==> flow/design.v <==
module signed_mult_1_17 (out, a, b);
	output 	signed  [17:0]	out;
	input 	signed	[17:0] 	a;
	input 	signed	[17:0] 	b;
	wire 	signed	[35:0]	mult_out;
	assign mult_out = a * b;
	assign out = {mult_out[35], mult_out[33:17]};
endmodule
module OneNode(output signed [17:0] u_2_mid,    
	       input clock,		        
	       input reset,		        
	       input signed [17:0] u_hit_mid,   
	       input signed [17:0] u_1_right,   
	       input signed [17:0] u_1_left,     
	       input signed [17:0] u_1_up,      
	       input signed [17:0] u_1_down    
);  
    reg signed [17:0] u_0_mid_temp;		 
    reg signed [17:0] u_1_mid_temp, u_1_right_temp, u_1_left_temp, u_1_up_temp, u_1_down_temp; 
    wire signed [17:0] temp1,temp2, temp3, temp4;
    parameter [17:0] rho = (1<<17)/20; 
    parameter [17:0] eta = (999<<17)/1000;
    always @ (posedge clock) 
    begin
	if (reset == 0)
	begin
	    u_1_mid_temp = u_hit_mid; 
	    u_0_mid_temp = u_1_mid_temp; 
	    u_1_right_temp = 0; 
	    u_1_left_temp = 0;
	    u_1_up_temp = 0;
	    u_1_down_temp = 0;
   	end
        else
	begin
	    u_0_mid_temp = u_1_mid_temp;  
            u_1_mid_temp = u_2_mid;	   
	    u_1_right_temp = u_1_right;   
	    u_1_left_temp = u_1_left;	   
	    u_1_up_temp = u_1_up;         
	    u_1_down_temp = u_1_down;     
	end
    end
    assign  temp1 = u_1_up_temp + u_1_down_temp + u_1_right_temp + u_1_left_temp - (u_1_mid_temp<<<2);
    signed_mult_1_17 mult_1(.out(temp2),
			    .a(temp1),
                            .b(rho)); 
    assign  temp4 = temp2 + (u_1_mid_temp<<<1) - temp3;
    signed_mult_1_17 mult_2(.out(temp3),
			    .a(u_0_mid_temp),
                            .b(eta)); 
    signed_mult_1_17 mult_3(.out(u_2_mid),
			    .a(temp4),
                            .b(eta)); 
endmodule
module multNodes
#(parameter SIZE = 10)
(output signed [SIZE*SIZE*18-1:0] u_2_mid,    
 input clock,
 input reset,		        
 input signed [SIZE*SIZE*18-1:0] u_hit_mid,   
 input signed [SIZE*SIZE*18-1:0] u_1_right,   
 input signed [SIZE*SIZE*18-1:0] u_1_left,     
 input signed [SIZE*SIZE*18-1:0] u_1_up,      
 input signed [SIZE*SIZE*18-1:0] u_1_down     
);
    genvar i,j,k;
    generate
	for (k = 1; k < SIZE-1; k = k + 1) begin: side
		OneNode nodeUp(.u_2_mid(u_2_mid[(((0)*SIZE+(k))*18) +: 18]),
			       .clock(clock),
		               .reset(reset),
	                       .u_hit_mid(u_hit_mid[(((0)*SIZE+(k))*18) +: 18]),
	                       .u_1_right(u_1_right[(((0)*SIZE+(k+1))*18) +: 18]),
	                       .u_1_left(u_1_left[(((0)*SIZE+(k-1))*18) +: 18]),
	                       .u_1_up(18'sd0),
	       	               .u_1_down(u_1_down[(((1)*SIZE+(k))*18) +: 18]));
		OneNode nodeDown(.u_2_mid(u_2_mid[(((SIZE-1)*SIZE+(k))*18) +: 18]),
			         .clock(clock),
		                 .reset(reset),
	                         .u_hit_mid(u_hit_mid[(((SIZE-1)*SIZE+(k))*18) +: 18]),
	                         .u_1_right(u_1_right[(((SIZE-1)*SIZE+(k+1))*18) +: 18]),
	                         .u_1_left(u_1_left[(((SIZE-1)*SIZE+(k-1))*18) +: 18]),
	                         .u_1_up(u_1_up[(((SIZE-2)*SIZE+(k))*18) +: 18]),
	       	                 .u_1_down(18'sd0));
		OneNode nodeLeft(.u_2_mid(u_2_mid[(((k)*SIZE+(0))*18) +: 18]),
			         .clock(clock),
		                 .reset(reset),
	                         .u_hit_mid(u_hit_mid[(((k)*SIZE+(0))*18) +: 18]),
	                         .u_1_right(u_1_right[(((k)*SIZE+(1))*18) +: 18]),
	                         .u_1_left(18'sd0),
	                         .u_1_up(u_1_up[(((k-1)*SIZE+(0))*18) +: 18]),
	       	                 .u_1_down(u_1_down[(((k+1)*SIZE+(0))*18) +: 18]));
		OneNode nodeRight(.u_2_mid(u_2_mid[(((k)*SIZE+(SIZE-1))*18) +: 18]),
			         .clock(clock),
		                 .reset(reset),
	                         .u_hit_mid(u_hit_mid[(((k)*SIZE+(SIZE-1))*18) +: 18]),
	                         .u_1_right(18'sd0),
	                         .u_1_left(u_1_left[(((k)*SIZE+(SIZE-2))*18) +: 18]),
	                         .u_1_up(u_1_up[(((k+1)*SIZE+(SIZE-1))*18) +: 18]),
	       	                 .u_1_down(u_1_down[(((k-1)*SIZE+(SIZE-1))*18) +: 18]));
	end
    endgenerate
    generate
	for (k = 0; k < SIZE; k = k + 10) begin: corner
		OneNode UpLeftCorner(.u_2_mid(u_2_mid[(((0)*SIZE+(k))*18) +: 18]),
			             .clock(clock),
		                     .reset(reset),
	                             .u_hit_mid(u_hit_mid[(((0)*SIZE+(k))*18) +: 18]),
	                             .u_1_right(u_1_right[(((0)*SIZE+(k+1))*18) +: 18]),
	                             .u_1_left(18'sd0),
	                             .u_1_up(18'sd0),
	       	                     .u_1_down(u_1_down[(((1)*SIZE+(k))*18) +: 18]));
		OneNode UpRightCorner(.u_2_mid(u_2_mid[(((k)*SIZE+(SIZE-1))*18) +: 18]),
			             .clock(clock),
		                     .reset(reset),
	                             .u_hit_mid(u_hit_mid[(((k)*SIZE+(SIZE-1))*18) +: 18]),
	                             .u_1_right(18'sd0),
	                             .u_1_left(u_1_left[(((k)*SIZE+(SIZE-2))*18) +: 18]),
	                             .u_1_up(18'sd0),
	       	                     .u_1_down(u_1_down[(((k+1)*SIZE+(SIZE-1))*18) +: 18]));
		OneNode DownLeftCorner(.u_2_mid(u_2_mid[(((SIZE-1)*SIZE+(k))*18) +: 18]),
			               .clock(clock),
		                       .reset(reset),
	                               .u_hit_mid(u_hit_mid[(((SIZE-1)*SIZE+(k))*18) +: 18]),
	                               .u_1_right(u_1_right[(((SIZE-1)*SIZE+(k+1))*18) +: 18]),
	                               .u_1_left(18'sd0),
	                               .u_1_up(u_1_up[(((SIZE-2)*SIZE+(k))*18) +: 18]),
	       	                      .u_1_down(18'sd0));
		OneNode DownRightCorner(.u_2_mid(u_2_mid[(((SIZE-1)*SIZE+(SIZE-1))*18) +: 18]),
			                .clock(clock),
		                        .reset(reset),
	                                .u_hit_mid(u_hit_mid[(((SIZE-1)*SIZE+(SIZE-1))*18) +: 18]),
	                                .u_1_right(18'sd0),
	                                .u_1_left(u_1_left[(((SIZE-1)*SIZE+(SIZE-2))*18) +: 18]),
	                                .u_1_up(u_1_up[(((SIZE-2)*SIZE+(SIZE-1))*18) +: 18]),
	       	                        .u_1_down(18'sd0));
	end
    endgenerate
    generate
	for (i = 1; i < SIZE-1; i = i + 1) begin: row
	    for (j = 1; j < SIZE-1; j = j + 1) begin: col
		OneNode node(.u_2_mid(u_2_mid[(((i)*SIZE+(j))*18) +: 18]),
			     .clock(clock),
		             .reset(reset),
	                     .u_hit_mid(u_hit_mid[(((i)*SIZE+(j))*18) +: 18]),
	                     .u_1_right(u_1_right[(((i)*SIZE+(j+1))*18) +: 18]),
	                     .u_1_left(u_1_left[(((i)*SIZE+(j-1))*18) +: 18]),
	                     .u_1_up(u_1_up[(((i-1)*SIZE+(j))*18) +: 18]),
	       	             .u_1_down(u_1_down[(((i+1)*SIZE+(j))*18) +: 18]));
	    end
	end
    endgenerate
endmodule
module drum_grid
(input clock,
 input reset,                      
 input  [3*3*18-1:0] u_hit,        
 output [3*3*18-1:0] u_out         
);
    localparam SIZE = 3;
    wire signed [SIZE*SIZE*18-1:0] u_2_mid;
    multNodes #(.SIZE(SIZE)) grid(.u_2_mid(u_2_mid),
		  .clock(clock),
 	          .reset(reset),
 	          .u_hit_mid(u_hit),
 	          .u_1_right(u_2_mid),
 	          .u_1_left(u_2_mid),
 	          .u_1_up(u_2_mid),
 	          .u_1_down(u_2_mid));
    assign u_out = u_2_mid;
endmodule
export LEC_CHECK = 0
export CAP_MARGIN = 20
export CORE_ASPECT_RATIO = 1.74
export CORE_MARGIN = 2
export CORE_UTILIZATION = 69
export GPL_ROUTABILITY_DRIVEN = 0
export GPL_TIMING_DRIVEN = 1
export MAX_ROUTING_LAYER = met5
export PLACE_DENSITY_LB_ADDON = 0.01
export SLEW_MARGIN = 20
export TNS_END_PERCENT = 5
create_clock -name core_clock -period 35.2 [get_ports {clock}]
run.sh (not shown) runs the stock make flow with config.mk's settings and CLKGATE_MAP_FILE=.
Change:
==> flow/config.mk (replaced) <==
export PLATFORM = sky130hd
export DESIGN_NAME = drum_grid
export DESIGN_NICKNAME = drum_grid
export VERILOG_FILES = /design/flow/design.v
export SDC_FILE = /design/flow/constraint.sdc
export NUM_CORES = 4
export LEC_CHECK = 0
export CAP_MARGIN = 20
export CORE_MARGIN = 2
export CORE_UTILIZATION = 40
export SLEW_MARGIN = 20
==> flow/constraint.sdc (replaced) <==
create_clock -name core_clock -period 25.0 [get_ports {clock}]
set_input_delay 5.0000 -clock core_clock [delete_from_list [all_inputs] [get_ports {clock}]]
set_output_delay 5.0000 -clock core_clock [all_outputs]
set_load 0.01 [all_outputs]
The changed run went through all stages and came out clean.
Wire length goes down slightly.
Register-to-register slack got worse by 9.0 ns.
Sequential share of layout area hardly moves.
Global-route usage shrinks by 17 points.
Change:
--- a/flow/config.mk
+++ b/flow/config.mk
@@ -8,0 +9 @@
+export CELL_PAD_IN_SITES_GLOBAL_PLACEMENT = 3
@@ -11 +12,2 @@
-export SLEW_MARGIN = 20
+export SETUP_SLACK_MARGIN = 5.0
+export SLEW_MARGIN = 25
Result: The changed run finished with timing, DRC and antenna clean; via count increases by a few percent; worst hold slack loses 0.0032 ns; cell count increases by a few percent; routed wire length goes up by about a fifth; fmax increases by roughly a tenth; die size stays the same; sequential share of layout area drops by 0.38 points.
Change:
--- a/flow/config.mk
+++ b/flow/config.mk
@@ -9 +8,0 @@
-export CELL_PAD_IN_SITES_GLOBAL_PLACEMENT = 3
@@ -11,3 +10,2 @@
-export CORE_UTILIZATION = 40
-export SETUP_SLACK_MARGIN = 5.0
-export SLEW_MARGIN = 25
+export CORE_UTILIZATION = 71
+export SLEW_MARGIN = 20
==> flow/constraint.sdc (replaced) <==
create_clock -name core_clock -period 20.5 [get_ports {clock}]
set_input_delay 4.1000 -clock core_clock [delete_from_list [all_inputs] [get_ports {clock}]]
set_output_delay 4.1000 -clock core_clock [all_outputs]
set_load 0.01 [all_outputs]
This time the run ran to the end with violations: setup timing.
Die area drops by 43%.
Sequential share of layout area climbs by 0.12 points.
Non-clock buffer count climbs by 223.
